==> inputs of 12-02 <==
## kosarka
module kosarka(
      input clk,                                            
      input rst,                                            
      input b0,b1,b2,b3,                                    
      input p0,p1,p2,                                       
      output a,b,c,d,e,f,g,dp,                              
      output [3:0] an                                       
    );
localparam [16:0] DIV_D = 17'd25;                           
localparam [28:0] DIV_V = 29'd500;                          
reg clkD,clkV;                                              
reg [16:0] brojacD;                                         
reg [28:0] brojacV;                                         
reg [7:0] vremeA,vremeB,rezulA,rezulB;                      
reg [3:0] displej;                                          
reg [6:0] s_seg;                                            
reg [3:0] cifra;                                            
reg stop;                                                   
wire [3:0] vremeAdesetice, vremeAjedinice, vremeBdesetice, vremeBjedinice;   
wire [3:0] rezulAdesetice, rezulAjedinice, rezulBdesetice, rezulBjedinice;   
reg stanjeB0, stanjeB1, stanjeB2, stanjeB3;                 
bcd bcd_vremeA(clk, rst, vremeA, vremeAdesetice, vremeAjedinice);
bcd bcd_vremeB(clk, rst, vremeB, vremeBdesetice, vremeBjedinice);            
bcd bcd_rezulA(clk, rst, rezulA, rezulAdesetice, rezulAjedinice);
bcd bcd_rezulB(clk, rst, rezulB, rezulBdesetice, rezulBjedinice);
wire tickD = (brojacD == DIV_D) && !clkD;                   
wire tickV = (brojacV == DIV_V) && !clkV;                   
reg n_stop, n_s0, n_s1, n_s2, n_s3;
reg [7:0] n_rezulA, n_rezulB;
reg [3:0] n_displej, n_cifra;
always @(*)
   begin
      n_stop = stop;
      n_s0 = stanjeB0; n_s1 = stanjeB1; n_s2 = stanjeB2; n_s3 = stanjeB3;
      n_rezulA = rezulA; n_rezulB = rezulB;
      n_displej = displej; n_cifra = cifra;
      if(vremeA==0 && vremeB==0)                            
         n_stop = 1'b1;                                     
      case({p2,cifra})
         5'b00111: begin n_displej = vremeBjedinice; n_cifra = 4'b1110; end
         5'b01110: begin n_displej = vremeBdesetice; n_cifra = 4'b1101; end   
         5'b01101: begin n_displej = vremeAjedinice; n_cifra = 4'b1011; end
         5'b01011: begin n_displej = vremeAdesetice; n_cifra = 4'b0111; end
  ...
==> flow/config.mk <==
export PLATFORM = sky130hd
export DESIGN_NAME = kosarka
export DESIGN_NICKNAME = kosarka
export VERILOG_FILES = /design/flow/design.v
export SDC_FILE = /design/flow/constraint.sdc
export NUM_CORES = 4
export LEC_CHECK = 0
export CAP_MARGIN = 20
export CELL_PAD_IN_SITES_GLOBAL_PLACEMENT = 1
export CORE_MARGIN = 2
export CORE_UTILIZATION = 40
export CTS_CLUSTER_DIAMETER = 268
export GPL_TIMING_DRIVEN = 0
export MAX_ROUTING_LAYER = met5
export PLACE_DENSITY_LB_ADDON = 0.14
export SLEW_MARGIN = 20
export TNS_END_PERCENT = 80
==> flow/constraint.sdc <==
create_clock -name core_clock -period 10.0 [get_ports {clk}]
set_input_delay 2.0000 -clock core_clock [delete_from_list [all_inputs] [get_ports {clk}]]
set_output_delay 2.0000 -clock core_clock [all_outputs]
set_load 0.01 [all_outputs]
run.sh (not shown) runs the stock make flow with config.mk's settings and CLKGATE_MAP_FILE=.
==> inputs of 05-08, as changes to 12-02 <==
==> flow/config.mk (replaced) <==
export PLATFORM = sky130hd
export DESIGN_NAME = kosarka
export DESIGN_NICKNAME = kosarka
export VERILOG_FILES = /design/flow/design.v
export SDC_FILE = /design/flow/constraint.sdc
export NUM_CORES = 4
export LEC_CHECK = 0
export ABC_AREA = 1
export CAP_MARGIN = 20
export CORE_MARGIN = 2
export CORE_UTILIZATION = 72
export CTS_CLUSTER_DIAMETER = 29
export CTS_CLUSTER_SIZE = 39
export PLACE_DENSITY = 0.95
export SETUP_SLACK_MARGIN = 0.64
export SLEW_MARGIN = 20
==> flow/constraint.sdc (replaced) <==
create_clock -name core_clock -period 3.99 [get_ports {clk}]
set_input_delay 0.7980 -clock core_clock [delete_from_list [all_inputs] [get_ports {clk}]]
set_output_delay 0.7980 -clock core_clock [all_outputs]
set_load 0.01 [all_outputs]
==> inputs of 09-20, as changes to 12-02 <==
==> flow/config.mk (replaced) <==
export PLATFORM = sky130hd
export DESIGN_NAME = kosarka
export DESIGN_NICKNAME = kosarka
export VERILOG_FILES = /design/flow/design.v
export SDC_FILE = /design/flow/constraint.sdc
export NUM_CORES = 4
export LEC_CHECK = 0
export CAP_MARGIN = 20
export CORE_MARGIN = 2
export CORE_UTILIZATION = 70
export CTS_CLUSTER_SIZE = 30
export SLEW_MARGIN = 20
==> flow/constraint.sdc (replaced) <==
create_clock -name core_clock -period 5.64 [get_ports {clk}]
set_input_delay 1.1280 -clock core_clock [delete_from_list [all_inputs] [get_ports {clk}]]
set_output_delay 1.1280 -clock core_clock [all_outputs]
set_load 0.01 [all_outputs]
==> qor summary <==
Final routed DRC violation total: 12-02 0; 09-20 0; 05-08 -
Met2 Routed Length: 12-02 12.6 mm; 09-20 11.2 mm; 05-08 -
Area growth, synth to finish: 12-02 12.8%; 09-20 8.73%; 05-08 -
Number of logic gates: 12-02 987; 09-20 987; 05-08 -
Fraction of synthesized cell area taken by the top area cell type: 12-02 0.236; 09-20 0.236; 05-08 0.237
Placer Congestion: 12-02 0.807; 09-20 0.921; 05-08 0.918
Transition time at the pin with the least slew margin: 12-02 985 ps; 09-20 928 ps; 05-08 -
Run status: 12-02 no timing/DRC/antenna violations; 09-20 no timing/DRC/antenna violations; 05-08 did not finish
Last stage reached: 12-02 -; 09-20 -; 05-08 5_1_grt
Number of antenna cells inserted: 12-02 0; 09-20 0; 05-08 -
Met3 wire len: 12-02 1.17 mm; 09-20 1.15 mm; 05-08 -
Synthesized Nets: 12-02 1365; 09-20 1365; 05-08 1537
Hold path start: 12-02 stanjeB3; 09-20 bcd_vremeB.i[1]; 05-08 -
Total routed wirelength: 12-02 28.7 mm; 09-20 23.6 mm; 05-08 -
Basic-gate share of the synthesized area counting and, or, nand and nor cells: 12-02 0.248; 09-20 0.248; 05-08 0.268
Initial DRC count: 12-02 532; 09-20 628; 05-08 -
Depth of the worst register-to-register path: 12-02 18; 09-20 17; 05-08 -
Vias: 12-02 9178; 09-20 9171; 05-08 -
Worst-Skew Late Latency: 12-02 530 ps; 09-20 510 ps; 05-08 -
Post-layout worst setup margin: 12-02 2670 ps; 09-20 456 ps; 05-08 -
Critical path class: 12-02 primary input to flip-flop; 09-20 primary input to flip-flop; 05-08 -
Worst EP arrival: 12-02 7750 ps; 09-20 5570 ps; 05-08 -

---

==> v31: inputs <==
kosarka again, from the RTL that the note above started with.
make LEC_CHECK=0 ABC_AREA=1 CAP_MARGIN=20 CELL_PAD_IN_SITES_DETAIL_PLACEMENT=0 CELL_PAD_IN_SITES_GLOBAL_PLACEMENT=1 CORE_MARGIN=7 CORE_UTILIZATION=40 CTS_CLUSTER_DIAMETER=268 GPL_TIMING_DRIVEN=0 MAX_ROUTING_LAYER=met5 MIN_ROUTING_LAYER=met2 PLACE_DENSITY_LB_ADDON=0.14 SLEW_MARGIN=20 TNS_END_PERCENT=80 finish   # period 4.0 ns
==> inputs of v3, as changes to v31 <==
==> flow/config.mk (replaced) <==
export PLATFORM = sky130hd
export DESIGN_NAME = kosarka
export DESIGN_NICKNAME = kosarka
export VERILOG_FILES = /design/flow/design.v
export SDC_FILE = /design/flow/constraint.sdc
export NUM_CORES = 4
export LEC_CHECK = 0
export ABC_AREA = 0
export CAP_MARGIN = 20
export CORE_MARGIN = 2
export CORE_UTILIZATION = 72
export CTS_CLUSTER_SIZE = 15
export PLACE_DENSITY = 0.95
export SETUP_SLACK_MARGIN = 0.53
export SLEW_MARGIN = 40
==> flow/constraint.sdc (replaced) <==
create_clock -name core_clock -period 3.99 [get_ports {clk}]
set_input_delay 0.7980 -clock core_clock [delete_from_list [all_inputs] [get_ports {clk}]]
set_output_delay 0.7980 -clock core_clock [all_outputs]
set_load 0.01 [all_outputs]
==> inputs of v5, as changes to v31 <==
==> flow/config.mk (replaced) <==
export PLATFORM = sky130hd
export DESIGN_NAME = kosarka
export DESIGN_NICKNAME = kosarka
export VERILOG_FILES = /design/flow/design.v
export SDC_FILE = /design/flow/constraint.sdc
export NUM_CORES = 4
export LEC_CHECK = 0
export ABC_AREA = 1
export CAP_MARGIN = 0
export CORE_MARGIN = 2
export CORE_UTILIZATION = 71
export CTS_CLUSTER_SIZE = 39
export HOLD_SLACK_MARGIN = 0.28
export PLACE_DENSITY_LB_ADDON = 0.09
export SETUP_SLACK_MARGIN = 0.53
export SLEW_MARGIN = 20
==> flow/constraint.sdc (replaced) <==
create_clock -name core_clock -period 3.99 [get_ports {clk}]
set_input_delay 0.7980 -clock core_clock [delete_from_list [all_inputs] [get_ports {clk}]]
set_output_delay 0.7980 -clock core_clock [all_outputs]
set_load 0.01 [all_outputs]
==> inputs of v23, as changes to v31 <==
==> flow/config.mk (replaced) <==
export PLATFORM = sky130hd
export DESIGN_NAME = kosarka
export DESIGN_NICKNAME = kosarka
export VERILOG_FILES = /design/flow/design.v
export SDC_FILE = /design/flow/constraint.sdc
export NUM_CORES = 4
export LEC_CHECK = 0
export CAP_MARGIN = 20
export CORE_MARGIN = 2
export CORE_UTILIZATION = 71
export PLACE_DENSITY_LB_ADDON = 0.09
export SLEW_MARGIN = 20
==> flow/constraint.sdc (replaced) <==
create_clock -name core_clock -period 6.4 [get_ports {clk}]
set_input_delay 1.2800 -clock core_clock [delete_from_list [all_inputs] [get_ports {clk}]]
set_output_delay 1.2800 -clock core_clock [all_outputs]
set_load 0.01 [all_outputs]
==> results <==
Critical path depth: v23 is lower than v31 (5).
In v5 the setup slack is better than in v31, by 0.15 ns.
First-iteration DRC count: v31 is larger than v23 (about 80%).
Between v5 and v31, the lower count of clock-buffer cells in the layout is in v31 (gap 3).
Between v23 and v5, the lower final area is in v23 (gap 7.6%, measured against v5).
Against v23, the synthesized cell count of v5 is higher by about 13%.
In v23 the non-clock buffer count is lower than in v5, by 73.
Between v3 and v5, the lower area after synthesis is in v5 (gap 0.65%, measured against v5).
v31 completed with no timing, DRC or antenna violations. v3 ended with an error in global routing (5_1_grt) on GRT-0232. v5 ran to the end with no violations. v23 passed the timing, design-rule and antenna checks.
Between v23 and v31, the lower sequential power is in v23 (gap about 40%, measured against v31).
==> figures <==
item	v5	v3	v23	v31
Count of sequential standard cells	208	-	208	208
Multi-input gates	1004	-	987	1004
Instance tally after logic synthesis	1475	1303	1303	1475
Group drawing the most power	sequential cells	-	sequential cells	clock
Final setup skew	0.01907 ns	-	0.01175 ns	0.008605 ns
Category of the most critical setup path	input port to flop	-	input port to flop	input port to flop
Status	no timing/DRC/antenna violations	did not finish	no timing/DRC/antenna violations	no timing/DRC/antenna violations
Stage where the flow stopped	-	global routing (5_1_grt)	-	-
Combinational share of power	10.2%	-	9.2%	8.6%
Data arrival time of the critical path	3.95 ns	-	5.76 ns	4.11 ns
Area of combinational cells with multiple inputs	0.005812 sq mm	-	0.006161 sq mm	0.005620 sq mm
Clk tree area frac	4.922%	-	4.981%	6.541%
Fraction of standard cell area in multi-input logic	42.57%	-	48.85%	42.03%
Routed vias	10700	-	9267	13450
Number of non-clock buffers in the layout	107	-	34	58
Mux share of post-synthesis cell area	0%	2.084%	2.084%	0%
Clock tree from TritonCTS	yes	-	yes	yes
Filler cells	862	-	1103	2853
Placed Cells	1761	1588	1490	1878
Final setup margin	0.4230 ns	-	1.021 ns	0.2726 ns

---

==> inputs of 07-09 <==
==> flow/design.v <==
`timescale 1ns / 1ps
module bcd(clk, rst, broj, desetice, jedinice);
   input clk;                                               
   input rst;                                               
   input  [7:0] broj;                                       
   output reg [3:0] desetice;                               
   output reg [3:0] jedinice;                               
   reg [15:0] shift;                                        
   reg [3:0] i;                                             
   reg [15:0] t;                                            
   always @(posedge clk)
   begin
      if (rst)
         i <= 4'd0;
      else
      begin
         t = shift;
         if (i == 0)                                        
         begin
            t[15:8] = 8'd0;
            t[7:0] = broj;
         end
         if (i < 8)                                         
         begin
            if (t[11:8] >= 5)                               
               t[11:8] = t[11:8] + 4'd3;                    
            if (t[15:12] >= 5)                              
               t[15:12] = t[15:12] + 4'd3;                  
            t = t << 1;                                     
            shift <= t;
            i <= i + 4'd1;
         end
         else                                               
         begin
            desetice <= shift[15:12];
            jedinice <= shift[11:8];
            i <= 4'd0;
         end
      end
   end
endmodule
`timescale 1ns / 1ps
module kosarka(
      input clk,                                            
      input rst,                                            
      input b0,b1,b2,b3,                                    
      input p0,p1,p2,                                       
      output a,b,c,d,e,f,g,dp,                              
      output [3:0] an                                       
    );
localparam [16:0] DIV_D = 17'd25;                           
localparam [28:0] DIV_V = 29'd500;                          
reg clkD,clkV;                                              
reg [16:0] brojacD;                                         
reg [28:0] brojacV;                                         
reg [7:0] vremeA,vremeB,rezulA,rezulB;                      
reg [3:0] displej;                                          
reg [6:0] s_seg;                                            
reg [3:0] cifra;                                            
reg stop;                                                   
wire [3:0] vremeAdesetice, vremeAjedinice, vremeBdesetice, vremeBjedinice;   
wire [3:0] rezulAdesetice, rezulAjedinice, rezulBdesetice, rezulBjedinice;   
reg stanjeB0, stanjeB1, stanjeB2, stanjeB3;                 
bcd bcd_vremeA(clk, rst, vremeA, vremeAdesetice, vremeAjedinice);
bcd bcd_vremeB(clk, rst, vremeB, vremeBdesetice, vremeBjedinice);            
bcd bcd_rezulA(clk, rst, rezulA, rezulAdesetice, rezulAjedinice);
bcd bcd_rezulB(clk, rst, rezulB, rezulBdesetice, rezulBjedinice);
wire tickD = (brojacD == DIV_D) && !clkD;                   
wire tickV = (brojacV == DIV_V) && !clkV;                   
reg n_stop, n_s0, n_s1, n_s2, n_s3;
reg [7:0] n_rezulA, n_rezulB;
reg [3:0] n_displej, n_cifra;
always @(*)
   begin
      n_stop = stop;
      n_s0 = stanjeB0; n_s1 = stanjeB1; n_s2 = stanjeB2; n_s3 = stanjeB3;
      n_rezulA = rezulA; n_rezulB = rezulB;
      n_displej = displej; n_cifra = cifra;
      if(vremeA==0 && vremeB==0)                            
         n_stop = 1'b1;                                     
      case({p2,cifra})
         5'b00111: begin n_displej = vremeBjedinice; n_cifra = 4'b1110; end
         5'b01110: begin n_displej = vremeBdesetice; n_cifra = 4'b1101; end   
         5'b01101: begin n_displej = vremeAjedinice; n_cifra = 4'b1011; end
         5'b01011: begin n_displej = vremeAdesetice; n_cifra = 4'b0111; end
         5'b10111: begin n_displej = rezulBjedinice; n_cifra = 4'b1110; end
         5'b11110: begin n_displej = rezulBdesetice; n_cifra = 4'b1101; end   
         5'b11101: begin n_displej = rezulAjedinice; n_cifra = 4'b1011; end
         5'b11011: begin n_displej = rezulAdesetice; n_cifra = 4'b0111; end
         default: ;
      endcase
      if(b0 == 1'b1)
         n_s0 = 1'b1;                                       
      if(n_s0==1'b1 && b0 == 1'b0)                          
      begin
         n_stop = ~n_stop;                                  
         n_s0 = 1'b0;
      end
      if(b1 == 1'b1)
         n_s1 = 1'b1;                                       
      if(n_s1==1'b1 && b1 == 1'b0)
      begin
         case({p1,p0})
            2'b00: n_rezulB = n_rezulB+8'd3;                
            2'b01: n_rezulB = n_rezulB-8'd3;
            2'b10: n_rezulA = n_rezulA+8'd3;
            2'b11: n_rezulA = n_rezulA-8'd3;
         endcase
         n_s1 = 1'b0;
      end
      if(b2 == 1'b1)
         n_s2 = 1'b1;                                       
      if(n_s2==1'b1 && b2 == 1'b0)
      begin
         case({p1,p0})
            2'b00: n_rezulB = n_rezulB+8'd2;                
            2'b01: n_rezulB = n_rezulB-8'd2;
            2'b10: n_rezulA = n_rezulA+8'd2;
            2'b11: n_rezulA = n_rezulA-8'd2;
         endcase
         n_s2 = 1'b0;
      end
      if(b3 == 1'b1)
         n_s3 = 1'b1;                                       
      if(n_s3==1'b1 && b3 == 1'b0)
      begin
         case({p1,p0})
            2'b00: n_rezulB = n_rezulB+8'd1;                
            2'b01: n_rezulB = n_rezulB-8'd1;
            2'b10: n_rezulA = n_rezulA+8'd1;
            2'b11: n_rezulA = n_rezulA-8'd1;
         endcase
         n_s3 = 1'b0;
      end
   end
always @(posedge clk)
   begin
      if (rst)
      begin
         clkD <= 1'b0; clkV <= 1'b0;
         brojacD <= 17'd0; brojacV <= 29'd0;
         vremeA <= 8'd40; vremeB <= 8'd0;                   
         rezulA <= 8'd0; rezulB <= 8'd0;
         displej <= 4'b0110;
         s_seg <= 7'd0;
         cifra <= 4'b1110;
         stop <= 1'b1;
         stanjeB0 <= 1'b0; stanjeB1 <= 1'b0; stanjeB2 <= 1'b0; stanjeB3 <= 1'b0;
      end
      else
      begin
         if(brojacD==DIV_D)                                 
         begin
            clkD <= ~clkD;
            brojacD <= 17'd1;
         end
         else
            brojacD <= brojacD+17'd1;
         if(brojacV==DIV_V)                                 
         begin
            clkV <= ~clkV;
            brojacV <= 29'd1;
         end
         else
            brojacV <= brojacV+29'd1;
         case(displej)
            4'd0 : s_seg <= 7'b1000000;                     
            4'd1 : s_seg <= 7'b1111001;                     
            4'd2 : s_seg <= 7'b0100100;                     
            4'd3 : s_seg <= 7'b0110000;                     
            4'd4 : s_seg <= 7'b0011001;                     
            4'd5 : s_seg <= 7'b0010010;                     
            4'd6 : s_seg <= 7'b0000010;                     
            4'd7 : s_seg <= 7'b1111000;                     
            4'd8 : s_seg <= 7'b0000000;                     
            4'd9 : s_seg <= 7'b0010000;                     
            default : s_seg <= 7'b1000000;                  
         endcase
         if (tickV)                                         
         begin
            if(stop==0)                                     
            begin
               if(vremeB==0)                                
               begin
                  vremeB <= 8'd59;                          
                  vremeA <= vremeA-8'd1;                    
               end
               else
                  vremeB <= vremeB-8'd1;
            end
         end
         if (tickD)                                         
         begin
            stop <= n_stop;
            stanjeB0 <= n_s0; stanjeB1 <= n_s1; stanjeB2 <= n_s2; stanjeB3 <= n_s3;
            rezulA <= n_rezulA; rezulB <= n_rezulB;
            displej <= n_displej;
            cifra <= n_cifra;
         end
      end
   end
assign an = cifra;
assign {g, f, e, d, c, b, a} = s_seg;                       
assign dp = 1'b1;                                           
endmodule
==> flow/run.sh <==
#!/bin/bash
# the make line also repeats each setting of config.mk as NAME=value (left out here)
make -C /OpenROAD-flow-scripts/flow DESIGN_CONFIG=/design/flow/config.mk WORK_HOME=/design/flow/orfs CLKGATE_MAP_FILE= finish
==> flow/config.mk <==
export PLATFORM = sky130hd
export DESIGN_NAME = kosarka
export DESIGN_NICKNAME = kosarka
export VERILOG_FILES = /design/flow/design.v
export SDC_FILE = /design/flow/constraint.sdc
export NUM_CORES = 4
export LEC_CHECK = 0
export CAP_MARGIN = 20
export CORE_MARGIN = 2
export CORE_UTILIZATION = 62
export SLEW_MARGIN = 20
==> flow/constraint.sdc <==
create_clock -name core_clock -period 7.18 [get_ports {clk}]
set_input_delay 1.4360 -clock core_clock [delete_from_list [all_inputs] [get_ports {clk}]]
set_output_delay 1.4360 -clock core_clock [all_outputs]
set_load 0.01 [all_outputs]
==> 12-13 (differences from 07-09) <==
--- a/flow/config.mk
+++ b/flow/config.mk
@@ -6,6 +6,14 @@
 export NUM_CORES = 4
 export LEC_CHECK = 0
 export CAP_MARGIN = 20
-export CORE_MARGIN = 2
-export CORE_UTILIZATION = 62
-export SLEW_MARGIN = 20
+export CELL_PAD_IN_SITES_GLOBAL_PLACEMENT = 2
+export CORE_ASPECT_RATIO = 1.19
+export CORE_MARGIN = 5
+export CORE_UTILIZATION = 51
+export CTS_CLUSTER_DIAMETER = 116
+export GPL_ROUTABILITY_DRIVEN = 1
+export MAX_ROUTING_LAYER = met5
+export PLACE_DENSITY_LB_ADDON = 0.22
+export SETUP_SLACK_MARGIN = 0.77
+export SLEW_MARGIN = 30
+export TNS_END_PERCENT = 15
==> flow/constraint.sdc (replaced) <==
create_clock -name core_clock -period 4.31 [get_ports {clk}]
set_input_delay 0.8620 -clock core_clock [delete_from_list [all_inputs] [get_ports {clk}]]
set_output_delay 0.8620 -clock core_clock [all_outputs]
set_load 0.01 [all_outputs]
==> comparison table <==
quantity	07-09	12-13
Status	finished clean	finished clean
Cell at the slowest stage of the critical path	sky130_fd_sc_hd__clkdlybuf4s50_1	sky130_fd_sc_hd__or4_4
Post-synthesis to final-layout area growth	8.55%	18.3%
Int Power	2.06 mW	3.43 mW
Final nets	1,358	1,464
Clock latency (worst-skew pair)	0.51 ns	0.53 ns
Maximum number of pins on one net before global-route repair	57	32
WL final	23.4 mm	26.3 mm
Cell area after placement	12,000 um2	12,900 um2
Buffers plus inverters on the worst setup path	3	1
Top fanout value on the critical path	20	7
Register area	5080 um2	5090 um2
Slew of the pin with the lowest slew margin	0.842 ns	0.753 ns
Worst reg-to-reg path cell count	17	16
Comb. cell area	6160 um2	6390 um2
Setup repair after global routing missed its margin	false	true
Filler cells	1,528	1,992
Power is estimated from default activity; no workload was simulated.
